[config.mk]
export PLATFORM = sky130hd
export DESIGN_NAME = WcaUpConverter
export DESIGN_NICKNAME = WcaUpConverter
export VERILOG_FILES = /design/flow/design.v
export SDC_FILE = /design/flow/constraint.sdc
export NUM_CORES = 4
export LEC_CHECK = 0
export CAP_MARGIN = 40
export CORE_MARGIN = 2
export CORE_UTILIZATION = 72
export CTS_CLUSTER_SIZE = 18
export PLACE_DENSITY = 0.64
export SETUP_SLACK_MARGIN = -0.22
export SLEW_MARGIN = 20
[constraint.sdc]
create_clock -name core_clock -period 2.95 [get_ports {clock}]
set_input_delay 0.5900 -clock core_clock [delete_from_list [all_inputs] [get_ports {clock}]]
set_output_delay 0.5900 -clock core_clock [all_outputs]
set_load 0.01 [all_outputs]
[design.v]
`timescale 1ns / 1ps
module WcaCicInterp
(
	input wire clock,
	input wire reset,
	input wire enable,
	input wire strobe_cic,
	input wire strobe_if,
	input wire [3:0] log2_rate,
	input  wire [15:0] data_in,
	output wire [15:0] data_out
);
reg [24+15:0] comb1;
reg [24+15:0] comb2;
reg [24+15:0] comb3;
reg [24+15:0] pipe1;
reg [24+15:0] pipe2;
reg [24+15:0] pipe3;
reg [24+15:0] integ1;  
reg [24+15:0] integ2;
reg [24+ 15:0] integ3;
always @(posedge clock)
	if(reset | ~enable)
		begin
			pipe1 <= 0;
			pipe2 <= 0;
			pipe3 <= 0;
			comb1 <= 0;
			comb2 <= 0;
			comb3 <= 0;	
		end
	else if (strobe_cic)
		begin
			comb1 <= data_in;
			pipe1 <= data_in - comb1;
			comb2 <= pipe1;
			pipe2 <= pipe1 - comb2;
			comb3 <= pipe2;
			pipe3 <= pipe2 - comb3;
		end
reg [15:0] data_store;
always @(posedge clock)
	if(reset | ~enable)
		begin
			integ1 <= 0;
			integ2 <= 0;
			integ3 <= 0;
		end
	else if (strobe_if)
		begin
			integ1 <= integ1 + pipe3; 
			integ2 <= integ2 + integ1; 
			integ3 <= integ3 + integ2; 
			case(log2_rate)
				4'h1:  data_store <= integ3[18:3];
				4'h2:  data_store <= integ3[21:6];
				4'h3:  data_store <= integ3[24:9];
				4'h4:  data_store <= integ3[27:12];
				4'h5:  data_store <= integ3[30:15];
				4'h6:  data_store <= integ3[33:18];
				4'h7:  data_store <= integ3[36:21];
				4'h8:  data_store <= integ3[39:24];
				default: data_store <= integ3[15:0];
			endcase
		end
assign data_out = data_store;
endmodule
`timescale 1 ns/100 ps
module WcaCordic12 (reset,ngreset,clock, strobeData, X0, Y0, A0, XN, YN, AN);
  parameter BIT_WIDTH   = 12;
  parameter ITERATIONS  = 12;
  parameter MODE        = 0;  
  input clock, reset, ngreset,strobeData;
  input signed  [BIT_WIDTH-1:0] X0, Y0, A0;
  output signed [BIT_WIDTH-1:0] XN, YN, AN;
  wire signed [BIT_WIDTH-1:0] x_w [ITERATIONS-1:1];
  wire signed [BIT_WIDTH-1:0] y_w [ITERATIONS-1:1];
  wire signed [BIT_WIDTH-1:0] a_w [ITERATIONS-1:1];
    localparam [143:0] arctanLUT = { 12'h0, 12'h1, 12'h1, 12'h3, 12'h5, 12'ha, 12'h14, 12'h29, 12'h51, 12'ha0, 12'h12e,  12'h200  };
    CordicCalc #(0,MODE,BIT_WIDTH) pcc_0(.reset(reset), .ngreset(ngreset), .clock(clock), .strobeData( strobeData),
               .X0(X0), .Y0(Y0), .A0(A0), .aRom(arctanLUT[BIT_WIDTH-1:0]),
               .XN(x_w[1]), .YN(y_w[1]), .AN(a_w[1])  );
    genvar i;
    generate for(i=1; i<ITERATIONS-1; i=i+1) begin: pcc_1
      CordicCalc #(i,MODE,BIT_WIDTH) pcc_1(.reset(reset), .ngreset(ngreset), .clock(clock), .strobeData( strobeData),
               .X0(x_w[i]), .Y0(y_w[i]), .A0(a_w[i]), .aRom(arctanLUT[(i+1)*BIT_WIDTH-1:i*BIT_WIDTH]),
               .XN(x_w[i+1]), .YN(y_w[i+1]), .AN(a_w[i+1])  );
    end
	endgenerate 
    CordicCalc #(ITERATIONS-1,MODE,BIT_WIDTH) pcc_2(.reset(reset),.ngreset(ngreset),.clock(clock), .strobeData( strobeData),
               .X0(x_w[ITERATIONS-1]), .Y0(y_w[ITERATIONS-1]), .A0(a_w[ITERATIONS-1]), 
               .aRom(arctanLUT[ITERATIONS*BIT_WIDTH-1:(ITERATIONS-1)*BIT_WIDTH]),
               .XN(XN), .YN(YN), .AN(AN)  );
endmodule
module CordicCalc(reset,ngreset,clock, strobeData, X0, Y0, A0, XN, YN, AN, aRom);
  parameter RSHIFT = 0;
  parameter MODE = 0;    
  parameter BIT_WIDTH = 12;
  input reset, ngreset, clock, strobeData;
  input  signed [BIT_WIDTH-1:0] X0, Y0, A0;
  input  signed [BIT_WIDTH-1:0] aRom;
  output signed [BIT_WIDTH-1:0] XN, YN, AN;
  wire d;
  reg signed [BIT_WIDTH-1:0] XN, YN, AN;
  assign d = (MODE==0)? A0[BIT_WIDTH-1] : ~Y0[BIT_WIDTH-1];  
  always @ (posedge clock) begin
      if(reset) begin
        AN <=  0;
        XN <=  0;
        YN <=  0;
      end
      else
        if (d & strobeData)    begin 
          AN <=  A0 + aRom; 
          XN <=  X0 + (Y0>>>RSHIFT);
          YN <=  Y0 - (X0>>>RSHIFT);
        end
        else if (strobeData)      begin 
          AN <=  A0 - aRom; 
          XN <=  X0 - (Y0>>>RSHIFT);
          YN <=  Y0 + (X0>>>RSHIFT);
        end       
  end   
endmodule
module WcaUpConverter
(
	input              	clock,
	input              	reset,
	input              	enable,
	input  	wire [7:0]  	cfg,				 
	input  	wire       		strobe_cic,   	 
	input  	wire [31:0] 	phase_cordic, 	 
	input		wire [3:0]  	log2_rate,
	input	  wire			strobe_if,
	input   wire	[31:0] iq_bb_in,
	output  reg		[23:0] iq_if_out
  );
  parameter MODE  =  4'hB; 		 
	wire  aclr = cfg[1];  
	wire [15:0] ihb_in = iq_bb_in[15:0];
	wire [15:0] qhb_in = iq_bb_in[31:16];
	wire [11:0] icor_in;
	wire [11:0] qcor_in;
	wire [23:0] cor_out;
	wire [15:0] icic_in;
	wire [15:0] qcic_in;
	wire hb_strobe_out;
	wire cic_strobe_out;
assign icic_in 		= ihb_in; 
assign qcic_in 		= qhb_in;
generate if( MODE & 3'h2)
  begin
  	wire [15:0] icic_out;
   wire [15:0] qcic_out;
   reg [15:0] icic_latch;
	reg [15:0] qcic_latch;
	WcaCicInterp cic_i (
	 .clock(clock), 
    .reset(reset | aclr), 
    .enable(enable), 
    .strobe_cic(strobe_cic), 
    .strobe_if(strobe_if), 
    .log2_rate(log2_rate), 
    .data_in(icic_in), 
    .data_out(icic_out)
    );
	WcaCicInterp cic_q (
    .clock(clock), 
    .reset(reset | aclr), 
    .enable(enable), 
    .strobe_cic(strobe_cic), 
    .strobe_if(strobe_if), 
    .log2_rate(log2_rate), 
    .data_in(qcic_in), 
    .data_out(qcic_out)
    );
	always @(posedge clock)
	begin
		if( strobe_if)
		 begin
			icic_latch<= icic_out;
			qcic_latch<= qcic_out;
		 end
	end	 
	wire bypassCic    	=  MODE[3] & cfg[3];
   assign icor_in 		= (bypassCic) ? icic_in[15:4] : icic_latch[15:4];
	assign qcor_in 		= (bypassCic) ? qcic_in[15:4] : qcic_latch[15:4] ;
	end
else 
 begin 
    assign icor_in 			= icic_in[15:4] ;
    assign qcor_in 			= qcic_in[15:4] ;
  end   
endgenerate
generate if( MODE & 3'h1)
  begin
  wire [11:0] icordicout_internal;
  wire [11:0] qcordicout_internal;
    reg [11:0] X0;
    reg [11:0] Y0;
    reg [11:0] A0;
    always @(posedge clock) 
     case({strobe_if, phase_cordic[31:30]})
       3'b101 :   
        begin            
            X0 <= -qcor_in;
            Y0 <= icor_in;
            A0 <= phase_cordic[31:20] - 12'h400;                    
        end
       3'b110 :  
        begin
            X0 <= qcor_in;
            Y0 <= -icor_in;
            A0 <= phase_cordic[31:20] + 12'h400;                    
        end
       3'b100:  
			begin
            X0 <= icor_in;
            Y0 <= qcor_in;
            A0 <= phase_cordic [31:20];
        end
       3'b111:  
			begin
            X0 <= icor_in;
            Y0 <= qcor_in;
            A0 <= phase_cordic [31:20];
        end
    endcase
    WcaCordic12  #(12,12,0) cordic
    ( 
       .ngreset(1'b1), .clock(clock),.reset(reset | aclr), .strobeData(strobe_if),
       .X0(X0), .Y0(Y0),.A0(A0),
       .XN(icordicout_internal), .YN(qcordicout_internal), .AN() 
    );	 
	wire bypassCordic    = MODE[3] & cfg[2];
	assign cor_out = (bypassCordic) ? {qcor_in, icor_in} : {qcordicout_internal, icordicout_internal};
  end
else  
  begin
    assign cor_out = {qcor_in, icor_in};
  end
endgenerate 
	always @(posedge clock)
	begin
		if( strobe_if)	iq_if_out <= cor_out;
	end
endmodule  
[run.sh]
#!/bin/bash
# the make line also repeats each setting of config.mk as NAME=value (left out here)
make -C /OpenROAD-flow-scripts/flow DESIGN_CONFIG=/design/flow/config.mk WORK_HOME=/design/flow/orfs CLKGATE_MAP_FILE= finish
==> results of run 1 <==
==> metrics by stage <==
step                      setup WS, ps  std cells
final                             -412      11500
after global routing              -591      11500
after CTS                         -274      11400
after detailed placement         -1050      11200
after global placement           -1010      11200
after floorplan                   -323       9061
==> area by class of cell <==
type / instances / area [um^2] / share of cell area
Tap cell: 1380 / 1730 / 0.0190
Antenna cell: 3 / 7.51 / 0.0000827
Inverter: 538 / 2050 / 0.0226
Clock inverter: 47 / 638 / 0.00703
Multi-Input combinational cell: 7037 / 50300 / 0.554
Timing Repair Buffer: 1201 / 9570 / 0.105
Sequential cell: 1096 / 23100 / 0.254
Clock buffer: 168 / 3400 / 0.0375
==> per-layer routing <==
layer,vias up,wire length [um],share of wire
met3,1298,19900,0.083
met1,34600,87900,0.37
met2,3961,114000,0.48
met4,10,16700,0.070
li1,33800,-,-
met5,-,65,0.00027
==> timing repair <==
| item | 4_1_cts | 5_1_grt |
|---|---|---|
| endpoints found under the setup margin | 128 | 197 |
| cloned | 1 | 0 |
| gates resized | 121 | 264 |
| setup buffers | 14 | 50 |
| pin swaps | 53 | 171 |
==> notes.md, run 1 <==
This memo summarizes the results of the implementation run.

CTS
In this run the clock root is driven by a sky130_fd_sc_hd__clkbuf_16. TritonCTS built the clock tree. Looking at the clock tree report, the maximum root-to-sink buffer count equals 3.

The clock net in this run drives a total of 1096 sinks. For reference, the clock transition at the flip-flops on the worst setup and hold paths is roughly 70 ps. The clock buffer count from CTS is ~120. At the later pin of the worst-skew pair, clock insertion delay measures 740 ps.

The number of hold buffers added after CTS was 0. The H-tree was split into 3 levels.

GRT
The number of global-route vias before repair came to 72500. The total routing resource utilization after global routing is 0.411. The met3 usage is 0.0703. The first global-routing pass estimated 364000 um of wire. The most congested layer reported by global routing is met2. For this run, global-route usage on met1 was measured as 0.474. For this run, global-route usage on met2 was measured as 0.719.

Entering global routing, the biggest net connects about 150 pins. The number of antenna violations at the first check in global routing came to 10. Global routing finished with a remaining overflow of 0.

Setup path
The total stage count of the critical path is 15. The capturing element of the worst setup path is genblk1.cic_i.pipe2[21]. Setup slack on the worst reg-to-reg path comes out at -410 ps.

The cell family contributing the most delay on the critical path is AND-OR/OR-AND gates. The endpoint of the worst register-to-register path is genblk1.cic_i.pipe2[21]. The critical path required time is 3620 ps.

In this run the worst path has a maximum fanout of 12. The critical path contains buffers and inverters numbering 3 combined. For the worst flop-to-flop path, the logic depth is 15. The slowest stage cell on the critical path is sky130_fd_sc_hd__dfxtp_1. The kind of end point of the critical path is a flip-flop.

On the worst path, the slowest cell contributes a delay of slightly above 400 ps. The critical path startpoint category is a flip-flop. At the worst endpoint, the arrival time is 4030 ps. The first element of the critical path is genblk1.cic_i.comb2[1]. The signal on the critical path passes through buf_4 > inv_1 > ha_1 > nor2b_1 > o21ai_1 > a21boi_0 > o21ai_1 > a21boi_1 > o21ai_0 > nand2b_1 > a211oi_2 > o21ai_0 > a21o_1 > buf_12 > nor2_1. The source of the worst register-to-register timing path is genblk1.cic_i.comb2[1]. The start-to-end type of the worst setup path is flip-flop to flip-flop.

Drt
The detailed router placed about 74000 vias in this run. The via count normalized by instance count is 6.42. The per-cell routed wire length is 20.8 um. The final antenna-violating net count is 0. Before antenna repair, the detailed router went through 9 iterations.

The residual DRC count is 0. The detailed router reported a total wirelength of 239000 um. The number of DRC markers in iteration 0 is about 7000.

Floorplan
According to the floorplan report, the placeable core area is 0.103 mm^2. The floorplan-stage core utilization is 0.726. The die outline height is between 300 and 400 um.

The top-level I/O count is 105. Per the OpenROAD floorplan log, the area of the die is 0.107 mm^2. The width of the die is 327 um. The placement row count is approximately 120.

Logic synthesis
The synthesized instance count is a little over 9000. The number of standard cells reported by yosys is 9061. The area fraction of the largest cell type after synthesis is 0.263. In the synthesized netlist the async set-or-reset flop fraction comes to 0. The number of synthesized register bits is 1096. For reference, the mux area share after synthesis is 0.0722. The cell area that synthesis handed to floorplanning was about 0.075 mm^2.

Per the synthesis report, the simple-gate share of the synthesized area is 0.147. Per Yosys stat, the portion of area used by sequential elements is 0.307. sky130_fd_sc_hd__nor2_1 is the most common cell in the netlist.

The cell-mix breakdown from Yosys lists the XOR/XNOR area share as 0.0785. After synthesis, the largest family of logic cells by area is AND-OR/OR-AND gates. The synthesized netlist has a Yosys-reported chip area of approximately 0.075 mm^2. The per-instance average area after synthesis is 8.29 um^2. The commonest cells after synthesis are sky130_fd_sc_hd__nor2_1 (1240), sky130_fd_sc_hd__dfxtp_1 (988), sky130_fd_sc_hd__ha_1 (793). The share of synthesized cell area in and-or and or-and compound cells is 0.203. The synthesis report lists the Yosys warning total as 15. Of the total synthesized cell area, the portion taken by full adders, half adders and majority gates is 0.146.

The biggest area consumer among synthesized cells is sky130_fd_sc_hd__dfxtp_1. Synthesis produced a netlist with a net count of between 9000 and 10000. The main flop type after synthesis is sky130_fd_sc_hd__dfxtp_1. The unique cell type count in the Yosys netlist is 92. The number of enable-type register cells in the synthesized netlist is between 100 and 150. The main area contributors are sky130_fd_sc_hd__dfxtp_1 (26%), sky130_fd_sc_hd__ha_1 (13%), sky130_fd_sc_hd__mux2i_1 (7.0%).

Worst hold path
STA reports the tightest min-delay check as being of type input pin to flip-flop. The source of the worst hold timing path is strobe_cic. The end of the worst hold path is genblk1.cic_q.pipe3[29].

The worst hold path was traced through 3 stages.

Final timing
The final period utilization is 1.14. The flow reports an fmax of 297 MHz. The worst slew slack as a fraction of its limit is 0.351. After routing, the total negative slack on setup checks comes to -28950 ps.

The shortest period the worst path allows is 3360 ps. The final timing report lists a hold violation count of 0. Setup repair after global routing could not meet its margin everywhere. The final hold slack is 267 ps. The worst-margin pin slew is 972 ps. The final worst setup slack is -412 ps.

The number of setup violations in the final report is roughly 200. For the final database, setup skew stands at roughly 26 ps. The final tally of max-slew violations is 0.

Cells and area
The fill cell total of the finished layout is about 5200. The post-route utilization of the core is recorded as 0.877. The finished cells cover just over 0.09 mm^2. The flow measured a signed area growth from synthesis to layout of 20.9%. The finished design was reported to have a net count of 10900.

Outcome
The flow ran to the end, but the layout failed its checks. The run did not pass the layout checks because of negative setup slack.

Power
The power drawn by the clock network is between 15000 and 20000 uW. The reported net switching power is 23100 uW. The power report lists cell-internal power as 39700 uW. The worst-case IR drop observed on VDD is 0.000730 V. The leakage power figure is 0.0416 uW. In the power breakdown, the biggest contributor is combinational logic. Dividing total power by cell area gives a power density of roughly 690 mW/mm^2.

Of the total power, the clock network draws 0.250. The combinational share of power is 0.478. The total power consumption of the routed design is 62800 uW. Of the total power, registers draw 0.273. Power attributed to sequential cells is ~17000 uW. The combinational-cell power consumption is 30000 uW. The script computed the net switching share of total power as 0.367.

Placed design
The placement summary gives the final routability congestion estimate as 0.968. Summing all placed instances gives a cell area of 0.0851 mm^2. The count of buffers added on input and output ports is 79. For this run the detailed placement stage logged an HPWL of about 160000 um.

Job
The run reported a max-capacitance violation count of 0. OpenROAD emitted warnings numbering approximately 110.
==> run 2, diff against run 1 <==
- CAP_MARGIN: 40 -> 10
- CELL_PAD_IN_SITES_DETAIL_PLACEMENT: not set -> 2
- CELL_PAD_IN_SITES_GLOBAL_PLACEMENT: not set -> 1
- CORE_ASPECT_RATIO: not set -> 0.64
- CORE_MARGIN: 2 -> 5
- CORE_UTILIZATION: 72 -> 64
- CTS_CLUSTER_DIAMETER: not set -> 240
- CTS_CLUSTER_SIZE: 18 -> 35
- GPL_ROUTABILITY_DRIVEN: not set -> 0
- MIN_ROUTING_LAYER: not set -> met2
- PLACE_DENSITY: 0.64 -> not set
- SETUP_SLACK_MARGIN: -0.22 -> not set
- clock period: 2.95 -> 8.0 ns (I/O delays scaled with it)
==> notes.md, run 2 <==
Summary of implementation figures.

Logic synthesis
The leading cell type by number of instances after synthesis is sky130_fd_sc_hd__nor2_1. The dominant non-sequential cell family after synthesis is AND-OR/OR-AND gates. The per-instance average area after synthesis is 8.29 um^2.

The unique cell type count in the Yosys netlist is between 90 and 100. Counting every instance in the synthesized netlist gives 9061. The main flop type after synthesis is sky130_fd_sc_hd__dfxtp_1. The area fraction of the dominant cell type after synthesis is 0.263. Looking at area per cell type in the netlist, the leader is sky130_fd_sc_hd__dfxtp_1. In the synthesized netlist, the cells that appear most often are sky130_fd_sc_hd__nor2_1 (1240), sky130_fd_sc_hd__dfxtp_1 (988), sky130_fd_sc_hd__ha_1 (793). The synthesis report lists the most area-consuming cells as sky130_fd_sc_hd__dfxtp_1 (26%), sky130_fd_sc_hd__ha_1 (13%), sky130_fd_sc_hd__mux2i_1 (7.0%).

The post-synthesis instance area is roughly 0.075 mm^2. The share of synthesized cell area in and-or and or-and compound cells is 0.203. In this run, the synthesized area fraction spent on xor and xnor cells is recorded as 0.0785. The adder and majority gate portion of the synthesized area is 0.146.

Per Yosys stat, the portion of area used by sequential elements is 0.307. The area figure in the yosys stat output is 0.0751 mm^2. The number of synthesized register bits is approximately 1100. The synthesized netlist was found by Yosys to have 9061 cells. Yosys printed 15 warnings. The share of synthesized cell area in and, or, nand and nor gates is 0.147. In the synthesized netlist the async set-or-reset flop fraction comes to 0. Counting flops with a built-in enable in the synthesized netlist gives about 110.

The number of nets produced by synthesis is ~10000. The mux share of post-synthesis cell area is 0.0722.

Outcome
The flow stopped in detailed placement (3_5_place_dp). The tool reported: "[ERROR DPL-0033] detailed placement checks failed during check placement". The run stopped with a tool error.

Floorplan
The placement row count is 100. 105 I/O pins were placed. The die is 284 um tall. The area of the core is 0.116 mm^2. The floorplan-stage core utilization is 0.645. In this run the horizontal extent of the chip is 438 um.

The area of the die is 0.124 mm^2.

Placed design
The count of buffers added on input and output ports is 79.
## run 2: metrics by stage
stage	hold slack [ps]	setup slack [ps]	power [uW]	cells	instance area (um^2)
3_3_place_gp	401	2160	14400	10300	76900
2_1_floorplan	400	2720	12700	9061	75100
==> run 3, diff against run 2 <==
- CAP_MARGIN: 10 -> 20
- CELL_PAD_IN_SITES_DETAIL_PLACEMENT: 2 -> not set
- CELL_PAD_IN_SITES_GLOBAL_PLACEMENT: 1 -> not set
- CORE_ASPECT_RATIO: 0.64 -> not set
- CORE_MARGIN: 5 -> 2
- CORE_UTILIZATION: 64 -> 72
- CTS_CLUSTER_DIAMETER: 240 -> 399
- CTS_CLUSTER_SIZE: 35 -> 10
- GPL_ROUTABILITY_DRIVEN: 0 -> not set
- MIN_ROUTING_LAYER: met2 -> not set
- PLACE_DENSITY_LB_ADDON: not set -> 0.08
- SETUP_SLACK_MARGIN: not set -> 1.1
- clock period: 8.0 -> 3.75 ns (I/O delays scaled with it)
==> notes.md, run 3 <==
Summary of implementation figures.

CTS
The clock buffer count from CTS is between 100 and 150. Per the CTS log, the root buffer master is sky130_fd_sc_hd__clkbuf_16. The maximum clock insertion buffer count is 3. Looking at the clock tree report, the H-tree level count equals 3. The number of clock sinks came to approximately 1100.

Logic synthesis
The synthesis report lists the most area-consuming cells as sky130_fd_sc_hd__dfxtp_1 (26%), sky130_fd_sc_hd__ha_1 (13%), sky130_fd_sc_hd__mux2i_1 (7.0%). The post-synthesis instance total is 9061. The area fraction of the dominant cell type after synthesis is 0.263. The share of synthesized cell area in and-or and or-and compound cells is 0.203. In the Yosys report the total cell count is a little over 9000. The synthesis stats list as the most numerous cell sky130_fd_sc_hd__nor2_1.

The unique cell type count in the Yosys netlist is 92. In this run the mean area of a mapped cell was 8.29 um^2. The share of flip-flops with an asynchronous set or reset is 0. The number of synthesized register bits is 1096. The dominant non-sequential cell family after synthesis is AND-OR/OR-AND gates. The adder and majority gate portion of the synthesized area is 0.146. Sorting the synthesized cells by how often they occur yields sky130_fd_sc_hd__nor2_1 (1240), sky130_fd_sc_hd__dfxtp_1 (988), sky130_fd_sc_hd__ha_1 (793). The main flop type after synthesis is sky130_fd_sc_hd__dfxtp_1. The biggest area consumer among synthesized cells is sky130_fd_sc_hd__dfxtp_1. For this run, the number of Yosys warnings is 15. The number of enable-type register cells in the synthesized netlist is 108. Per the synthesis report, the XOR/XNOR share of the synthesized area is 0.0785. The share of synthesized cell area in and, or, nand and nor gates is 0.147. The number of nets produced by synthesis is ~10000.

The sequential fraction of the synthesis area is 0.307. The mux share of post-synthesis cell area is 0.0722. The area figure in the yosys stat output is 0.0751 mm^2. The post-synthesis instance area is around 0.075 mm^2.

Outcome
The tool reported: "[ERROR GRT-0232] Routing congestion too high. Check the congestion heatmap in the GUI". The last stage the flow got to is global routing (5_1_grt). The run stopped with a tool error.

GRT
Global routing finished with a remaining overflow of around 2200. The total routing resource utilization after global routing is 0.908.

Floorplan
The top-level I/O count is approximately 110. The width of the die is 327 um. The die covers 0.107 mm^2. The placement row count is 118.

The floorplan-stage core utilization is 0.726. Measured along the y axis, the die boundary spans 327 um. The area of the core is 0.103 mm^2.

Placed design
The routability-driven placement congestion ratio is 0.937. Summed over all nets, the half-perimeter wirelength after detailed placement is about 140000 um. During placement, the flow inserted port buffers numbering 79.
-- run 3: metal layers --
| metal | GRT usage | overflow |
|---|---|---|
| met3 | 0.806 | 108 |
| met2 | 1.04 | 1288 |
| met4 | 0.964 | 704 |
| met1 | 0.875 | 66 |
| met5 | 0.555 | 9 |
-- run 3: stage by stage --
step	instance area [um^2]	worst slack [ps]	total power, uW	cells	TNS, ps
global placement	78400	-168	31100	10300	-637
CTS	90200	676	47200	11100	0
floorplan	76000	322	27800	9061	0
detailed placement	78400	-238	31800	10300	-1390
-- run 3: what timing repair did --
action / CTS
endpoints found under the setup margin: 403
setup buffers: 621
hold buffers: 0
resized: 1067
gates cloned: 7
pin swaps: 773
==> run 4, diff against run 3 <==
- ABC_AREA: not set -> 0
- CAP_MARGIN: 20 -> 5
- CELL_PAD_IN_SITES_GLOBAL_PLACEMENT: not set -> 1
- CORE_UTILIZATION: 72 -> 65
- CTS_CLUSTER_DIAMETER: 399 -> 373
- CTS_CLUSTER_SIZE: 10 -> not set
- HOLD_SLACK_MARGIN: not set -> 0.11
- MAX_ROUTING_LAYER: not set -> met4
- MIN_ROUTING_LAYER: not set -> met1
- PLACE_DENSITY: not set -> 0.89
- PLACE_DENSITY_LB_ADDON: 0.08 -> not set
- SETUP_SLACK_MARGIN: 1.1 -> -0.12
- SLEW_MARGIN: 20 -> 10
- TNS_END_PERCENT: not set -> 90
- clock period: 3.75 -> 3.0 ns (I/O delays scaled with it)
==> notes.md, run 4 <==
This memo summarizes the results of the implementation run.

CTS
CTS saw 1096 sinks. On the worst setup and hold paths after CTS, the clock-pin slew comes to 60 ps. TritonCTS built the clock tree. The deepest level of the CTS H-tree is 3. Per the CTS log, the buffer count on the longest clock path is 3. Looking at the clock tree report, the root buffer type is sky130_fd_sc_hd__clkbuf_16. The CTS report gives the tree buffer count as 119.

The later-pin clock latency in the skew report is 750 ps.

Logic synthesis
The synthesized netlist occupies a cell area of 0.0751 mm^2. In this run, the synthesized area fraction spent on AND-OR/OR-AND gates is recorded as 0.203. The area figure in the yosys stat output is 0.0751 mm^2.

The synthesized netlist was found by Yosys to have 9061 cells. The share of flip-flops with an asynchronous set or reset is 0. The synthesis log from Yosys contains 15 warnings. The synthesized netlist contains a little over 90 unique library cells. The per-instance average area after synthesis is between 8 and 9 um^2. The mux share of post-synthesis cell area is 0.0722. Per the synthesis report, the simple-gate share of the synthesized area is 0.147. Ranked by total cell area, the synthesized netlist is headed by sky130_fd_sc_hd__dfxtp_1 (26%), sky130_fd_sc_hd__ha_1 (13%), sky130_fd_sc_hd__mux2i_1 (7.0%).

The dominant non-sequential cell family after synthesis is AND-OR/OR-AND gates. By instance count, the leading cell after synthesis is sky130_fd_sc_hd__nor2_1. The main flop type after synthesis is sky130_fd_sc_hd__dfxtp_1. After synthesis the netlist holds a flip-flop and latch count of between 1000 and 1500. Of the total synthesized cell area, the portion taken by full adders, half adders and majority gates is 0.146. The share of synthesized area in the top cell type comes to 0.263. In this run, the synthesized area fraction spent on xor and xnor cells is recorded as 0.0785. When the netlist entered floorplanning its net count stood at 9986. By count the netlist is led by sky130_fd_sc_hd__nor2_1 (1240), sky130_fd_sc_hd__dfxtp_1 (988), sky130_fd_sc_hd__ha_1 (793). The post-synthesis instance total is approximately 9100. The share of the Yosys chip area taken by registers is 0.307. The post-synth count of flops with an enable pin is 108. sky130_fd_sc_hd__dfxtp_1 takes more of the synthesized area than any other cell.

Drt
The residual DRC count is 0. The final antenna-violating net count is 0. The routed layout has just under 70000 vias. The number of DRC markers in iteration 0 is 4651.

For this run, the detailed router's first-pass iteration total came to 8. For this run, the detailed router reports a per-instance via density of around 6. The per-cell routed wire length is 18.0 um. In the post-route report, total wirelength is listed as between 200000 and 250000 um.

Worst hold path
The path with the worst hold slack has its endpoint at genblk1.cic_i.pipe2[38]. The source of the worst hold timing path is strobe_cic. The number of cells traversed by the worst hold path is 3. The most critical min-delay path falls under input pin to flip-flop.

GRT
The global-route congestion overflow total is 0. The number of antenna violations at the first check in global routing is 9. The maximum number of pins on one net before global-route repair is 135. The first global-routing pass estimated ~330000 um of wire. The total routing resource utilization after global routing is 0.345. The number of global-route vias before repair came to 66000.

Floorplan
For this design the top-level I/O count stands at 105. The floorplan-stage core utilization is 0.656. The die is about 340 um wide. The die outline height is 344 um. The area of the core is 0.115 mm^2.

The placement row count is 124. The area of the die is 0.118 mm^2.

Setup path
The endpoint of the worst register-to-register path is genblk1.cic_i.integ3[34]. Data on the critical path is required at its endpoint by ~3600 ps. The critical path ends at genblk1.cic_i.integ3[34].

The total stage count of the critical path is 13. The slowest stage cell on the critical path is sky130_fd_sc_hd__a221o_1. In this run the critical register-to-register path is launched from genblk1.cic_i.integ2[0]. In the setup report, the worst path falls into the class flip-flop to flip-flop. The cell type group with the largest total delay on the critical path is AND-OR/OR-AND gates. The worst setup path is launched from a flip-flop. Setup slack on the worst reg-to-reg path comes out at -180 ps. The arrival time of data at the worst endpoint is listed as roughly 3800 ps. The combined buffer and inverter count along the critical path is 1. The kind of end point of the critical path is a flip-flop. The highest cell delay on the worst timing path is 390 ps.

The length in cells of the worst reg-to-reg path is 13. Tracing the worst setup path back leads to its startpoint at genblk1.cic_i.integ2[0]. Walking the worst path, the cells encountered are ha_4 > fa_2 > a21oi_2 > o21bai_2 > a211oi_2 > o31ai_2 > a221o_1 > a31oi_4 > o31ai_4 > a221oi_2 > buf_4 > xor2_1 > o21ai_0. Per the timing report, the biggest fanout along the worst path comes to 2.

Final timing
The maximum achievable frequency is ~310 MHz. In the final report, the number of pins over their slew limit comes to 0. The number of endpoints with negative hold slack in the final report is 0. Per the finish-stage timing summary, setup violations number around 42. The final worst setup slack is -184 ps. Across all checked pins, the minimum headroom to the slew limit is 0.198. Looking at the max-slew report, the worst-margin pin has a slew of roughly 1200 ps. Setup repair after global routing could not meet its margin everywhere.

The final timing report lists clock skew as about 30 ps. Subtracting the final worst setup slack from the clock period gives 3180 ps. The setup TNS is -2250 ps.

Of the available clock period, the critical path in the final layout requires 1.06.

Job
OpenROAD emitted warnings numbering around 110. The number of max-cap violations is 0.

Power
The combinational-cell power consumption is between 20000 and 30000 uW. The analysis reports a worst IR drop on VDD of 0.000682 V. The combinational share of power is 0.463.

The group drawing the most power is combinational logic. The internal cell power is around 39000 uW. In this run the static leakage power is 0.0414 uW.

The share of total power dissipated in sequential elements is 0.276. The share of total power consumed by net switching is 0.353. The portion of total power attributed to the clock network is 0.261. The sequential group power is 16800 uW. Summed over the clock group, the power is roughly 16000 uW. The reported net switching power is 21500 uW. The total power density per cell area is approximately 670 mW/mm^2. The design draws around 61000 uW.

Cells and area
Once layout is complete, the cells apart from fillers number 11600. From synthesis to final layout, the design area changed by 20.8%. The final layout contains 10900 nets.

Outcome
The checks that failed were negative setup slack. The run finished, with violations left.

Placed design
The count of placed standard cells including taps is 11300. The worst slack at placement is -819 ps. The congestion estimate from routability-driven global placement came to 1.01. Buffers placed on the I/O ports in this run total 79.

After legalization and detailed placement, the total HPWL measured 154000 um.
run 4: layout make-up:
class | instances | area [um^2]
Clock inverter | 64 | 815
Antenna cell | 4 | 10.0
Tap cell | 1512 | 1890
Clock buffer | 160 | 3460
Sequential cell | 1096 | 23100
Multi-Input combinational cell | 7037 | 50300
Timing Repair Buffer | 1140 | 9120
Fill cell | 8030 | 23700
Inverter | 538 | 2060
run 4: repair_timing:
action / in CTS / in global routing
gates cloned: 0 / 1
hold endpoints to repair: 0 / 0
setup endpoints to repair: 82 / 186
resized: 89 / 254
pin swaps: 48 / 175
hold buffers: 0 / 0
setup buffers: 35 / 39
run 4: metal layers:
layer,vias to the layer above,track usage,routed length (um)
met5,-,-,0
met4,0,0.155,10300
met3,616,0.0437,11400
met2,1969,0.586,99600
met1,32000,0.409,86200
li1,33700,-,-
run 4: per-stage QoR:
step | hold slack, ps | cell area [um^2] | util
3_3_place_gp | 401 | 84800 | 0.740
6_report | 288 | 90800 | 0.793
4_1_cts | 251 | 89600 | 0.783
3_5_place_dp | 405 | 84800 | 0.740
5_1_grt | 292 | 90800 | 0.793
2_1_floorplan | 400 | 75900 | -
==> run 5, diff against run 4 <==
- CAP_MARGIN: 5 -> 20
- CORE_UTILIZATION: 65 -> 47
- HOLD_SLACK_MARGIN: 0.11 -> not set
- PLACE_DENSITY: 0.89 -> not set
- SETUP_SLACK_MARGIN: -0.12 -> 0.27
- clock period: 3.0 -> 1.91 ns (I/O delays scaled with it)
==> notes.md, run 5 <==
This memo summarizes the results of the implementation run.

Outcome
The flow ran to the end, but the layout failed its checks. The run did not pass the layout checks because of negative setup slack.

Logic synthesis
In this run, the synthesized area fraction spent on and/or/nand/nor cells is recorded as 0.147. After synthesis the netlist holds a flip-flop and latch count of ~1100. After synthesis, the share of cell area in mux cells is 0.0722. The number of standard cells reported by yosys is 9061. The number of synthesis warnings is 15. The number of different library cells used by synthesis comes to 92. For this run, the register share of the synthesized area comes to 0.307. The share of the synthesized netlist area taken by xor and xnor gates is 0.0785. The per-instance average area after synthesis is 8.29 um^2. Ranked by instance count, the synthesized netlist is headed by sky130_fd_sc_hd__nor2_1 (1240), sky130_fd_sc_hd__dfxtp_1 (988), sky130_fd_sc_hd__ha_1 (793). The main flop type after synthesis is sky130_fd_sc_hd__dfxtp_1. For this run, the chip area from Yosys synthesis comes to 0.0751 mm^2. Among the non-sequential cells, AND-OR/OR-AND gates take the most area.

The number of nets produced by synthesis is 9986. Looking at area per cell type in the netlist, the leader is sky130_fd_sc_hd__dfxtp_1. The cell-mix breakdown from Yosys lists the compound-gate area share as 0.203. Of the post-synthesis cell area, the dominant cell type holds 0.263. For reference, the top cells by area after synthesis are sky130_fd_sc_hd__dfxtp_1 (26%), sky130_fd_sc_hd__ha_1 (13%), sky130_fd_sc_hd__mux2i_1 (7.0%).

The number of enable-type register cells in the synthesized netlist is 108. The leading cell type by number of instances after synthesis is sky130_fd_sc_hd__nor2_1. Yosys reported that registers with async set or reset make up 0. After technology mapping, the gate count stands at 9061.

After synthesis the cells add up to around 0.075 mm^2. The cell-mix breakdown from Yosys lists the adder-cell area share as 0.146.

Power
The highest supply drop recorded on VDD is 0.00116 V. The group drawing the most power is combinational logic. The leakage power figure is 0.0529 uW. The final power report lists total power as 119000 uW. The internal cell power is between 70000 and 80000 uW. The share of total power consumed by net switching is 0.349. The sequential group power is about 26000 uW. Of the total power, combinational logic draws 0.548. For this design the ratio of total power to cell area is 1040 mW/mm^2. Of the total power, registers draw 0.222. The power drawn by the clock network is 27300 uW. The combinational power reported by the tool is around 65000 uW. The portion of total power attributed to the clock network is 0.230. For this design the total switching power over the nets is 41400 uW.

Floorplan
The die outline height is a little over 400 um. The floorplan step set the die width to roughly 400 um. At the floorplan stage, the core utilization is reported as 0.474. According to the floorplan report, the total die area is 0.163 mm^2. The placement row count is 146.

For this design the top-level I/O count stands at 105. The area of the core is 0.159 mm^2.

Final timing
The final period utilization is 1.60. The highest clock rate this design can be run at is 326 MHz. Per the finish-stage timing summary, setup violations number a little under 700. Setup repair after global routing could not meet its margin everywhere.

Across all checked pins, the minimum headroom to the slew limit is 0.292. The worst-margin pin slew is 1060 ps. The number of endpoints with negative hold slack in the final report is 0.

The final timing report lists clock skew as 28.6 ps. For reference, the final report shows the max-slew violation count at 0. The routed design could run at a clock period as short as 3060 ps. The final timing report gives a worst setup slack of -1150 ps.

Setup path
The timing report notes that buffer and inverter cells on the critical path total 1. The endpoint of the worst register-to-register path is genblk1.cic_q.integ1[38]. The arrival time of the worst setup path is around 3800 ps. The cell type group with the largest total delay on the critical path is AND-OR/OR-AND gates. The capturing element of the worst setup path is genblk1.cic_q.integ1[38]. The OpenROAD report gives the critical path a required time of 2590 ps. The worst setup path is captured at a flip-flop. The largest single stage delay on the critical path is 370 ps. The first element of the critical path is genblk1.cic_q.integ1[0]. The maximum fanout encountered on the critical timing path is 2. The critical path in this run is classified as flip-flop to flip-flop. The launch point of the worst register-to-register path is recorded as genblk1.cic_q.integ1[0]. Per STA, the worst path is made up of buf_6 > ha_4 > fa_2 > a21o_1 > a21oi_4 > o21ai_2 > a31o_2 > a21oi_4 > o31ai_4 > a2111oi_4 > o21ai_1 > a21oi_2 > xor2_1 > o21ai_1. STA classifies the critical path startpoint as a flip-flop.

The report puts the cell count of the worst reg-to-reg path at 14. The timing report lists the critical path depth as 14 cells. The slowest stage cell on the critical path is sky130_fd_sc_hd__dfxtp_4.

The setup check on the worst reg-to-reg path leaves a slack of -1150 ps.

Drt
The residual DRC count is 0. The total number of vias is 75000. The routed design has between 200000 and 250000 um of wire. TritonRoute output was used to compute an average wire per cell of 17.3 um.

The via count normalized by instance count is around 5.3. The total iterations of the first detailed-routing run is 6. The detail route stage leaves a number of antenna-violating nets equal to 0. The violation tally recorded at the end of detailed-routing iteration 0 is about 3600.

CTS
The clock-pin transition on the worst setup and hold timing paths is approximately 60 ps. In this run, CTS created clock tree buffers numbering 137. The clock sink total is 1096. The deepest level of the CTS H-tree is 4.

Per the skew report, the later register of the worst-skew pair sees a clock latency of 820 ps. The CTS tree is done. The tree is rooted in a sky130_fd_sc_hd__clkbuf_16. The maximum clock insertion buffer count is 3.

Worst hold path
Counting instances, the worst hold path has a depth of 3. The worst min-delay path class is input pin to flip-flop. The launch point of the worst min-delay path is recorded as strobe_if. The end of the worst hold path is genblk2.cordic.pcc_1[6].pcc_1.AN[7].

GRT
The number of global-route vias before repair is 75300. The first global-routing pass estimated 382000 um of wire. The met2 capacity usage during global routing is 0.515. The met3 usage is 0.0333. The global-route congestion overflow total is 0. The number of antenna violations at the first check in global routing was 8. Total global-route track usage over all layers is 0.295. The global-route track usage on met1 is 0.353. The global router reports that the layer with the highest usage is met2. Entering global routing, the biggest net connects 99 pins.

Job
Summing over the stages, the warning tally comes to ~100. The number of max-cap violations is 0.

Cells and area
For this run, the post-layout net count is 12800. After routing the design area is 0.114 mm^2. The area growth from synthesis to layout is 51.3%.

Placed design
Per the gpl log, the routability congestion estimate is 0.923. The half-perimeter wire length after placement is around 180000 um. The post-placement cell area is 0.0996 mm^2. As logged by OpenROAD, the buffers inserted on ports number 79.
## run 5: cell type report
| cell class | count | area [um^2] |
|---|---|---|
| Antenna cell | 6 | 15.0 |
| Clock buffer | 187 | 3940 |
| Clock inverter | 58 | 772 |
| Fill cell | 12300 | 44900 |
| Inverter | 538 | 2140 |
| Multi-Input combinational cell | 7038 | 56000 |
| Sequential cell | 1096 | 23200 |
| Tap cell | 2072 | 2590 |
| Timing Repair Buffer | 3075 | 24900 |
## run 5: per-stage QoR
stage | worst slack, ps | setup TNS [ps] | cells | util | hold WS (ps)
2_1_floorplan | -1150 | -301230 | 9061 | - | 400
5_1_grt | -1300 | -495000 | 14100 | 0.717 | 81.4
3_3_place_gp | -1360 | -621170 | 13300 | 0.628 | 401
3_5_place_dp | -1470 | -652980 | 13300 | 0.628 | 405
6_report | -1150 | -400930 | 14100 | 0.717 | 79.6
4_1_cts | -1120 | -398180 | 13900 | 0.691 | 25.2
## run 5: what timing repair did
| item | CTS | global route |
|---|---|---|
| hold endpoints to repair | 5 | 0 |
| pin swaps | 605 | 669 |
| hold buffers | 1 | 0 |
| endpoints found under the setup margin | 792 | 841 |
| gates resized | 663 | 677 |
| buffers inserted | 336 | 132 |
| gates cloned | 3 | 0 |
## run 5: metal layers
metal / wire [um] / up-vias
met2: 122000 / 1204
met1: 105000 / 35700
met3: 8870 / 434
li1: - / 37600
met5: 0 / -
met4: 7660 / 0
==> run 6, diff against run 5 <==
- ABC_AREA: 0 -> 1
- CELL_PAD_IN_SITES_DETAIL_PLACEMENT: not set -> 1
- CELL_PAD_IN_SITES_GLOBAL_PLACEMENT: 1 -> 2
- CORE_MARGIN: 2 -> 4
- CORE_UTILIZATION: 47 -> 15
- CTS_CLUSTER_DIAMETER: 373 -> not set
- CTS_CLUSTER_SIZE: not set -> 21
- MIN_ROUTING_LAYER: met1 -> not set
- PLACE_DENSITY_LB_ADDON: not set -> 0.02
- SETUP_SLACK_MARGIN: 0.27 -> not set
- SLEW_MARGIN: 10 -> 20
- TNS_END_PERCENT: 90 -> 40
- clock period: 1.91 -> 5.39 ns (I/O delays scaled with it)
==> notes.md, run 6 <==
This memo summarizes the results of the implementation run.

Setup path
The critical path startpoint category is a flip-flop. The most used cell along the critical path is sky130_fd_sc_hd__inv_1. The critical path ends at genblk2.cordic.pcc_1[2].pcc_1.YN[11]. Walking the worst path, the cells encountered are inv_1 > ha_1 > inv_1 > nor3_1 > nand3_1 > nor2_1 > a21oi_1 > xor2_1 > inv_1 > ha_1 > a21oi_1 > nor2_1 > nor3b_1 > nand3_1 > nand3b_1 > nand3_1 > nand2_1 > inv_1. STA classifies the critical path endpoint as a flip-flop. The arrival time of the worst setup path is 4180 ps.

The endpoint of the worst register-to-register path is genblk2.cordic.pcc_1[2].pcc_1.YN[11]. Tracing the worst setup path back leads to its startpoint at genblk2.cordic.pcc_1[1].pcc_1.XN[2]. The register-to-register setup slack is between 1500 and 2000 ps. The length in cells of the worst reg-to-reg path is 18. The slowest stage cell on the critical path is sky130_fd_sc_hd__dfxtp_1. The script reports the combined buffer and inverter count of the critical path as 4. The highest cell delay on the worst timing path is 420 ps. The start-to-end type of the worst setup path is flip-flop to flip-flop.

The cell type group with the largest total delay on the critical path is simple AND/OR/NAND/NOR gates. Per the timing report, the biggest fanout along the worst path comes to 4. The total stage count of the critical path is 18. The OpenROAD report gives the critical path a required time of 6180 ps.

The source of the worst register-to-register timing path is genblk2.cordic.pcc_1[1].pcc_1.XN[2].

Final timing
The number of endpoints with negative hold slack in the final report is 0. The pin closest to its max-slew limit shows a slew of 1400 ps. The number of setup violations in the final report is 0. In the finished design, the share of the clock period the worst path needs comes to 0.629. Once routing completed, OpenROAD measured the worst setup slack at 2000 ps. Between clock sinks in the finished design, the worst skew comes to 70.6 ps. The setup TNS is 0 ps. The final tally of max-slew violations is 0.

The shortest period the worst path allows is 3390 ps. Setup repair after global routing left no endpoint under its margin. The worst slew slack as a fraction of its limit is 0.0603. Timing would allow up to between 200 and 300 MHz.

Drt
The aggregate routed wire length is 415000 um. The total number of vias is between 80000 and 90000. The final antenna-violating net count is 0. The via count normalized by instance count is 3.97. The per-cell routed wire length is around 19 um.

For this block, the initial DRC count from the detailed router was slightly below 3000. For this run, the detailed router's first-pass iteration total came to 5. In the routed design, unresolved DRC markers number 0.

Power
The internal cell power is around 19000 uW. The portion of total power attributed to the clock network is 0.424. The worst vdd rail ir drop is between 0.0002 and 0.00025 V.

The reported net switching power is ~11000 uW. The relative contribution of sequential cells to total power is 0.302. The share of total power consumed by net switching is 0.365. The leakage power figure is 0.0519 uW. The power report attributes to the combinational group a share of 0.273.

Per report_power, the Sequential row totals 8950 uW. Per report_power, the top consumer among the power groups is the clock network. Clock network power for this build is 12600 uW.

Combinational cells consume a total of 8090 uW. The total power density per cell area is 283 mW/mm^2.

GRT
Entering global routing, the biggest net connects ~150 pins. Summed over all routing layers, the global router reports a total usage of 0.139. The number of global-route vias before repair was ~94000. The global-route congestion overflow total is 0. The wire length of the first global-routing pass is ~620000 um. The number of antenna violations at the first check in global routing is 15.

Logic synthesis
Ranked by instance count, the synthesized netlist is headed by sky130_fd_sc_hd__nand2_1 (3680), sky130_fd_sc_hd__inv_1 (2373), sky130_fd_sc_hd__nor2_1 (1727). The average instance in the mapped netlist occupies 6.23 um^2. Of the post-synthesis cell area, the dominant cell type holds 0.223.

The mux share of post-synthesis cell area is 0. The sequential fraction of the synthesis area is 0.260. The chip area line in the Yosys stat output reads 0.0885 mm^2.

The leading cell type by number of instances after synthesis is sky130_fd_sc_hd__nand2_1. The unique cell type count in the Yosys netlist is 51. The share of the synthesized netlist area taken by xor and xnor gates is 0.0496. Counting every instance in the synthesized netlist gives 14200. The number of enable-type register cells in the synthesized netlist is around 110. The share of flip-flops with an asynchronous set or reset is 0. The number of synthesis warnings is 15. The share of synthesized cell area in and-or and or-and compound cells is 0.155.

The main flop type after synthesis is sky130_fd_sc_hd__dfxtp_1. Ranked by total cell area, the synthesized netlist is headed by sky130_fd_sc_hd__dfxtp_1 (22%), sky130_fd_sc_hd__nand2_1 (16%), sky130_fd_sc_hd__ha_1 (11%). The share of synthesized cell area in and, or, nand and nor gates is 0.293.

In this run, the synthesized area fraction spent on adder and majority cells is recorded as 0.124. The biggest area contributor in the post-synthesis netlist is sky130_fd_sc_hd__dfxtp_1. The number of synthesized register bits is 1096. Yosys shows that the main logic family after synthesis is simple AND/OR/NAND/NOR gates. The number of cells reported by Yosys stat comes to about 14000. Synthesis produced a netlist with a net count of 15100. The post-synthesis instance area is approximately 0.089 mm^2.

Floorplan
According to the floorplan report, the total die area is 0.603 mm^2. The top-level I/O count is 105. In this run the standard cell core region covers 0.587 mm^2. The placement row count is 281. The floorplan-stage core utilization is 0.151.

From left edge to right edge, the die measures 776 um. The floorplan step set the die height to 776 um.

Worst hold path
The end of the worst hold path is genblk1.icic_latch[11]. The source of the worst hold timing path is genblk1.cic_i.data_store[11]. The worst min-delay path class is flip-flop to flip-flop. The report gives the cell count of the worst hold path as 0.

CTS
After clock tree synthesis, the flow added hold-fix buffers numbering 0. The root buffer cell is sky130_fd_sc_hd__clkbuf_16. The number of post-CTS setup repair buffers is 0. The CTS tree is done. Looking at the worst setup and hold paths, the clock pins of their registers show a slew of 60 ps. The CTS report gives the tree buffer count as 182. The later-pin clock latency in the skew report is 910 ps. The clock drives 1096 sinks. The post-cts gate resize count is 0. The H-tree generated during clock tree synthesis spans 4 levels. The clock passes through at most 4 buffers.

Cells and area
The finished layout cell area is 0.105 mm^2. The number of standard cells in the final layout excluding fillers is 22100. The fill cell total of the finished layout is 71800.

The logic area is ~0.055 mm^2. Per the layout area report, the register area comes to approximately 0.023 mm^2. The area growth from synthesis to layout is 18.2%.

The net count reported at finish is 15100.

Placed design
The worst slack at placement is about 1000 ps. The final weighted congestion recorded by global placement is approximately 0.76. The half-perimeter wire length after placement is between 300000 and 400000 um. As logged by OpenROAD, the buffers inserted on ports number 79. The count of placed standard cells including taps is 21800. The instance area at placement is roughly 0.098 mm^2.

Job
Max-cap violations in this run came to 0. The logs give a warning total of 110.

Outcome
The flow ran to the end and the layout has no timing, DRC or antenna violations.
==> run 6: metal layers <==
layer  part of all wire  up-vias  track usage
met5                  0        -            -
met4              0.015        0       0.0209
met3              0.022      301       0.0140
met2               0.47      607        0.231
met1               0.50    41700        0.185
li1                   -    45300            -
==> run 6: area by class of cell <==
type | count | area share
antenna | 7 | 0.000167
clock buffer | 246 | 0.0495
clock inverter | 81 | 0.00945
inverter | 2385 | 0.0858
multi-input combinational | 10400 | 0.525
sequential | 1096 | 0.220
tap | 7782 | 0.0930
timing repair buffer | 180 | 0.0168
==> run 6: per-stage QoR <==
step / utilization / hold slack (ps) / power, uW
after floorplan: - / 400 / 14400
after global placement: 0.168 / 403 / 17600
after detailed placement: 0.168 / 406 / 17600
after CTS: 0.178 / 402 / 30900
after global routing: 0.178 / 410 / 32000
final: 0.178 / 403 / 29600
==> run 7, diff against run 6 <==
- ABC_AREA: 1 -> not set
- CAP_MARGIN: 20 -> 5
- CELL_PAD_IN_SITES_DETAIL_PLACEMENT: 1 -> not set
- CELL_PAD_IN_SITES_GLOBAL_PLACEMENT: 2 -> not set
- CORE_ASPECT_RATIO: not set -> 0.94
- CORE_MARGIN: 4 -> 2
- CORE_UTILIZATION: 15 -> 72
- CTS_CLUSTER_SIZE: 21 -> 37
- MAX_ROUTING_LAYER: met4 -> not set
- PLACE_DENSITY: not set -> 0.65
- PLACE_DENSITY_LB_ADDON: 0.02 -> not set
- SETUP_SLACK_MARGIN: not set -> 0.85
- TNS_END_PERCENT: 40 -> not set
- clock period: 5.39 -> 3.27 ns (I/O delays scaled with it)
==> notes.md, run 7 <==
This memo summarizes the results of the implementation run.

Outcome
The run finished, with violations left. The checks that failed were negative setup slack.

Logic synthesis
The number of enable-type register cells in the synthesized netlist is 108. The number of nets handed over by synthesis was 9986. Per the synthesis report, the AND-OR/OR-AND share of the synthesized area is 0.203. The cell-mix breakdown from Yosys lists the simple-gate area share as 0.147. Synthesis instantiated 92 different standard cells from the library. The number of synthesis warnings is 15.

The most used flip-flop cell after synthesis is sky130_fd_sc_hd__dfxtp_1. The stat command in Yosys gives a chip area of 0.0751 mm^2. The leading cell type by number of instances after synthesis is sky130_fd_sc_hd__nor2_1. The per-instance average area after synthesis is 8.29 um^2. The post-synthesis instance total is 9061.

Summing all multiplexer cells gives an area fraction of 0.0722. The sequential fraction of the synthesis area is 0.307. In this run, the synthesized area fraction spent on adder and majority cells is recorded as 0.146. Of the combinational cells, the family taking the most area is AND-OR/OR-AND gates. The share of synthesized area in the top cell type comes to 0.263. The biggest area consumer among synthesized cells is sky130_fd_sc_hd__dfxtp_1. Synthesis inferred 1096 register bits. Per the synthesis report, the XOR/XNOR share of the synthesized area is 0.0785. For this design, Yosys synthesis ends with a cell count of 9061.

The share of flip-flops with an asynchronous set or reset is 0. The post-synthesis instance area is 0.0751 mm^2. Ranked by instance count, the synthesized netlist is headed by sky130_fd_sc_hd__nor2_1 (1240), sky130_fd_sc_hd__dfxtp_1 (988), sky130_fd_sc_hd__ha_1 (793). Sorting the synthesized cells by area gives the leading types as sky130_fd_sc_hd__dfxtp_1 (26%), sky130_fd_sc_hd__ha_1 (13%), sky130_fd_sc_hd__mux2i_1 (7.0%).

Power
The worst vdd rail ir drop is 0.000723 V. The internal power of the cells totals 36000 uW. The share of total power consumed by net switching is 0.401. The reported net switching power is 24100 uW. The combinational share of power is 0.502.

For the combinational group, total power comes out at 30200 uW. The leakage power figure is 0.0407 uW. The portion of total power attributed to the clock network is 0.238. The group drawing the most power is combinational logic. The power report attributes to the sequential group a share of 0.260. The power drawn by the clock network is 14300 uW. The total power density per cell area is 655 mW/mm^2.

The sequential group power is 15700 uW.

Drt
The final layout contains routed wiring with a total length of 276000 um. The number of DRC markers in iteration 0 is 10700. The residual DRC count is 0.

The per-cell routed wire length is 24.6 um. Nets still carrying antenna violations after routing amount to 0. The final route contains 77700 vias. For this run, the detailed router reports a per-instance via density of 6.94. In the log, the iteration count for the first detailed-route pass is 14.

Cells and area
The net count reported at finish is 10600. Compared with the post-synthesis result, the final layout area differs by 22.2%. The finished layout cell area is ~0.092 mm^2.

Setup path
The signal on the critical path passes through inv_2 > ha_4 > fa_2 > nor2b_4 > o21ai_2 > a21boi_2 > o21ai_2 > a21boi_2 > o21ai_2 > a21oi_2 > buf_4 > buf_6 > nor2_4 > xnor2_1 > mux2i_1 > nor2_1. The critical path startpoint category is a flip-flop. Per the timing report, the most critical flop-to-flop path finishes at genblk1.cic_q.pipe2[10]. The kind of end point of the critical path is a flip-flop.

The most used cell along the critical path is sky130_fd_sc_hd__o21ai_2. Per the STA report, the cell with the highest stage delay on the worst path is sky130_fd_sc_hd__xnor2_1. The total stage count of the critical path is 16. Across all register-to-register paths, the minimum setup slack is -510 ps. The length in cells of the worst reg-to-reg path is 16. Grouping stages by cell kind, the critical path spends the most delay in AND-OR/OR-AND gates.

The worst setup path is of the flip-flop to flip-flop kind. At the worst endpoint, the arrival time is 4470 ps. At the worst endpoint, the required time is slightly below 4000 ps. STA lists the maximum fanout along the critical path as 2. Tracing the worst setup path back leads to its startpoint at genblk1.cic_q.pipe1[0]. The highest cell delay on the worst timing path is 740 ps.

The source of the worst register-to-register timing path is genblk1.cic_q.pipe1[0]. The critical path contains buffers and inverters numbering 3 combined. The capture point of the critical path was reported as genblk1.cic_q.pipe2[10].

Job
Summing over the stages, the warning tally comes to 107. The tool flagged a number of max-cap violations equal to 0.

Worst hold path
The end of the worst hold path is genblk1.cic_i.comb1[0]. The tightest min-delay check is of the input pin to flip-flop type. The number of cells traversed by the worst hold path is 3. The source of the worst hold timing path is iq_bb_in[0].

Floorplan
After floorplanning, the die was sized to cover 0.107 mm^2. The core region is 0.103 mm^2. In the floorplan report the effective utilization is 0.728. The report lists the number of standard-cell rows as 114. The width of the die is roughly 340 um. The top-level I/O count is 105. The die outline height is 317 um.

GRT
The number of antenna violations at the first check in global routing is 21. After global routing, the most crowded layer is met2. The maximum number of pins on one net before global-route repair is about 140. For this run, the total global-route usage over all layers was measured as 0.408. The number of global-route vias before repair is 70000. Summed over all layers, the global routing overflow is 0. For met3 alone, demand over resource in global routing was 0.0765. In the global route stage, met1 resource usage came out at 0.481. The wire length of the first global-routing pass is 357000 um. The met2 capacity usage during global routing is 0.688.

Final timing
The last timing report of the flow puts the setup violation total at 36. Across all setup checks in the final design, the least slack found is -509 ps. Final hold analysis gives a worst-case slack of roughly 300 ps.

Adding up every negative setup slack in the final design gives -4330 ps. The final period utilization is 1.16. Per the slew report, the remaining headroom to the max-slew limit stands at 0.282. For the finished layout, the period the worst path requires is 3780 ps. Setup repair after global routing could not meet its margin everywhere. For the final database, setup skew stands at 42.3 ps. The final tally of max-slew violations is 0. In this build the clock could be raised as far as 265 MHz.

The number of endpoints with negative hold slack in the final report is 0. The transition time recorded at the tightest slew-check pin is 1070 ps.

CTS
The CTS tree is done. Per the skew report, the later register of the worst-skew pair sees a clock latency of 780 ps. The total of hold buffers inserted after clock tree synthesis is 0. The clock sink total is roughly 1100. The tree is rooted in a sky130_fd_sc_hd__clkbuf_16. Buffers inserted during clock tree synthesis total 113.

The maximum clock insertion buffer count is 3. The clock-pin transition on the worst setup and hold timing paths is 70 ps. In this run the number of H-tree levels came out at 3.

Placed design
The tally of buffers added on design ports is 79. The half-perimeter wire length after placement is about 150000 um. OpenSTA, run right after detailed placement, puts the worst setup slack at -521 ps. The congestion estimate from routability-driven global placement came to 0.951. Summing all placed instances gives a cell area of 0.0813 mm^2.
run 7: stage by stage:
step                      cells  total power [uW]   util
after CTS                 11000             53500  0.853
after detailed placement  10700             38500  0.789
after floorplan            9061             31900      -
final                     11200             60100  0.890
after global placement    10700             37500  0.789
after global routing      11200             62100  0.890
run 7: per-layer routing:
metal | wire (um) | share of wire
met3 | 31200 | 0.11
met5 | 264 | 0.00096
met4 | 26800 | 0.097
met2 | 123000 | 0.45
met1 | 94500 | 0.34
run 7: cell type report:
type	count	area [um^2]
Timing Repair Buffer	911	7610
Clock inverter	56	772
Antenna cell	10	25.0
Sequential cell	1096	23200
Inverter	538	2110
Multi-Input combinational cell	7037	53000
Clock buffer	157	3230
Tap cell	1392	1740
Fill cell	4597	11400
run 7: what timing repair did:
| item | in CTS | in global routing |
|---|---|---|
| setup endpoints to repair | 512 | 623 |
| resized | 421 | 679 |
| setup buffers | 134 | 146 |
| cloned | 1 | 3 |
| pin swaps | 254 | 458 |
==> run 8, diff against run 7 <==
- CAP_MARGIN: 5 -> 20
- CORE_ASPECT_RATIO: 0.94 -> not set
- CTS_CLUSTER_SIZE: 37 -> not set
- SETUP_SLACK_MARGIN: 0.85 -> not set
- clock period: 3.27 -> 3.37 ns (I/O delays scaled with it)
==> notes.md, run 8 <==
This memo summarizes the results of the implementation run.

Power
The portion of total power attributed to the clock network is 0.255. The final power report lists total power as between 50000 and 60000 uW. Of the total power, combinational logic draws 0.451. The leakage power figure is 0.0386 uW.

Per report_power, the top consumer among the power groups is combinational logic. The combinational-cell power consumption is 23100 uW. IR analysis of the VDD net gives a maximum drop of 0.000656 V. For this design the total switching power over the nets is 18800 uW.

The power report attributes to the sequential group a share of 0.294. Summed over the clock group, the power is 13100 uW. In this run the power density over the cells is 599 mW/mm^2. The sequential group power is 15000 uW. The switching portion of total power comes to 0.367. Cell internal power was estimated by the tool at ~32000 uW.

Logic synthesis
Before any placement, the netlist area is recorded as around 0.075 mm^2. After synthesis the netlist holds a flip-flop and latch count of approximately 1100. The sequential fraction of the synthesis area is 0.307.

The number of standard cells reported by yosys is roughly 9100. By area the synthesized netlist is led by sky130_fd_sc_hd__dfxtp_1 (26%), sky130_fd_sc_hd__ha_1 (13%), sky130_fd_sc_hd__mux2i_1 (7.0%). The leading cell type by number of instances after synthesis is sky130_fd_sc_hd__nor2_1. The synthesized netlist has a Yosys-reported chip area of about 0.075 mm^2. The number of synthesis warnings is 15. The share of flip-flops with an asynchronous set or reset is 0. The share of synthesized cell area in and-or and or-and compound cells is 0.203. The number of enable-type register cells in the synthesized netlist is 108. The area fraction of the dominant cell type after synthesis is 0.263. Per the synthesis report, the dominant area consumer among library cells is sky130_fd_sc_hd__dfxtp_1. Sorting the synthesized cells by how often they occur yields sky130_fd_sc_hd__nor2_1 (1240), sky130_fd_sc_hd__dfxtp_1 (988), sky130_fd_sc_hd__ha_1 (793).

The adder and majority gate portion of the synthesized area is 0.146. The most used flip-flop cell after synthesis is sky130_fd_sc_hd__dfxtp_1. Among the non-sequential cells, AND-OR/OR-AND gates take the most area. The number of nets produced by synthesis is 9986. The mux share of post-synthesis cell area is 0.0722. The per-instance average area after synthesis is 8.29 um^2. The cell-mix breakdown from Yosys lists the XOR/XNOR area share as 0.0785. The unique cell type count in the Yosys netlist is approximately 92. The share of synthesized cell area in and, or, nand and nor gates is 0.147.

The synthesized netlist handed to floorplanning was reported with a cell count of 9061.

Drt
Dividing the detail-routed via count by the number of cells gives 6.23. The number of antenna repair diodes is 0. The first TritonRoute pass finished after 6 iterations. Across all layers, the routed design uses 68100 vias. The per-cell routed wire length is between 15 and 20 um.

The final antenna-violating net count is 0. The number of DRC markers in iteration 0 is 5675. The aggregate routed wire length is 209000 um. In the routed design, unresolved DRC markers number 0.

Cells and area
The final report gives the core utilization as 0.826. Relative to the synthesized area, the layout overhead comes to 13.9%. The net count reported at finish is 10400. The layout stage reports a final design area of 0.0855 mm^2. The area taken by multi-input combinational cells is reported as 0.0494 mm^2.

In the final layout, the fill cell count is 6356. Across the whole layout, storage elements account for 0.0230 mm^2.

Setup path
The register-to-register setup slack is -100 ps. The data required time reported for the critical path is 3970 ps. The cell type group with the largest total delay on the critical path is AND-OR/OR-AND gates.

The critical path startpoint category is a flip-flop. The first element of the critical path is genblk1.cic_q.comb2[2]. STA classifies the critical path endpoint as a flip-flop. Along the critical path, the tally of buffer and inverter instances is 8. The maximum fanout encountered on the critical timing path is 3. For reference, the most critical setup path is categorized as flip-flop to flip-flop. For the worst setup path, the data arrival time is 4070 ps.

The largest single stage delay on the critical path is 370 ps. In this run the number of cells on the critical path is 20. The critical path ends at genblk1.cic_q.pipe2[12]. The source of the worst register-to-register timing path is genblk1.cic_q.comb2[2]. For reference, the critical path cell chain is inv_1 > ha_1 > nor2b_2 > o21ai_2 > a21boi_2 > o21ai_2 > a21boi_2 > o21ai_2 > a21oi_2 > buf_4 > buf_4 > buf_4 > buf_4 > buf_4 > buf_4 > buf_4 > nor2_2 > o21ai_1 > xnor2_1 > o21ai_0. The endpoint of the worst register-to-register path is genblk1.cic_q.pipe2[12]. The number of cells on the worst reg-to-reg path is 20. For this design, the slowest cell found on the critical path is sky130_fd_sc_hd__dfxtp_1. The most used cell along the critical path is sky130_fd_sc_hd__buf_4.

Floorplan
From bottom edge to top edge, the die measures 327 um. After floorplanning, the die was sized to cover roughly 0.11 mm^2. At the floorplan stage, the core utilization is reported as 0.726. The top-level I/O count is 105. The area of the core is 0.103 mm^2. The placement row count is 118. According to the floorplan report, the die width is 327 um.

CTS
The CTS tree is done. Looking at the clock tree report, the maximum root-to-sink buffer count equals 3. The root buffer cell is sky130_fd_sc_hd__clkbuf_16. The clock buffer count from CTS is 115. The post-CTS hold buffer count recorded in the log is 0. The later pin in the worst-skew pair is clocked with a latency of 740 ps. According to the CTS report, the clock sink count is 1096. The clock-pin transition on the worst setup and hold timing paths is 70 ps.

The deepest level of the CTS H-tree is 3.

Final timing
The final hold slack is approximately 410 ps. The worst slew slack as a fraction of its limit is 0.231. The flow reports an fmax of 288 MHz. The shortest period the worst path allows is 3470 ps. Counting pins that exceed their max-slew limit in the final report gives 0. Per the final timing report, the hold violations number 0. Dividing the final minimum period by the clock period gives 1.03. The worst-margin pin slew is 1150 ps. After layout, the worst setup slack is -97.0 ps.

The final worst clock skew is ~27 ps. The end-of-flow timing check tallies setup violations at 3. Setup repair after global routing could not meet its margin everywhere.

Worst hold path
The end of the worst hold path is genblk1.icic_latch[4]. The worst min-delay path class is flip-flop to flip-flop. In the hold timing report, the worst path depth is 0. The worst hold path begins at genblk1.cic_i.data_store[4].

Placed design
The half-perimeter wire length after placement is 152000 um. The buffer_ports step reported a buffer count of between 70 and 80. The instance area at placement is 0.0809 mm^2. The pre-CTS setup check shows a worst slack of -523 ps. The routability-driven placement congestion ratio is 0.938.

GRT
The number of antenna violations at the first check in global routing is 9. The total routing resource utilization after global routing is 0.377. For this run the aggregate overflow at the end of global routing stands at 0.

The wire length of the first global-routing pass is between 300000 and 400000 um. The number of global-route vias before repair was 66900. The maximum number of pins on one net before global-route repair is 154.

Job
The number of warnings in the stage logs is 107. The run reported a max-capacitance violation count of 0.

Outcome
The run finished, with violations left. The reasons given for failing layout checks are negative setup slack.
==> run 8: metrics by stage <==
step / TNS (ps) / instances
floorplan: -21.3 / 9061
global placement: -11620 / 10700
detailed placement: -23810 / 10700
CTS: 0 / 10900
global route: -1060 / 10900
finish: -162 / 10900
==> run 8: layout make-up <==
type,instances,share of cell area
clock buffer,165,0.0383
clock inverter,52,0.00667
inverter,538,0.0238
multi-input combinational,7037,0.578
sequential,1096,0.269
tap,1380,0.0202
timing repair buffer,665,0.0638
==> run 8: repair_timing <==
item	CTS	global route
endpoints found under the setup margin	34	132
setup buffers	16	17
pin swaps	5	41
resized	21	149
gates cloned	0	1
==> run 8: layer usage <==
layer | share of wire | vias to the layer above | GRT usage
met1 | 0.40 | 32100 | 0.462
met3 | 0.068 | 717 | 0.0575
met2 | 0.48 | 2559 | 0.654
met4 | 0.047 | 12 | 0.165
li1 | - | 32700 | -
met5 | 0.00033 | - | 0
Power figures rest on the tool's default switching activity, not on a simulated workload.
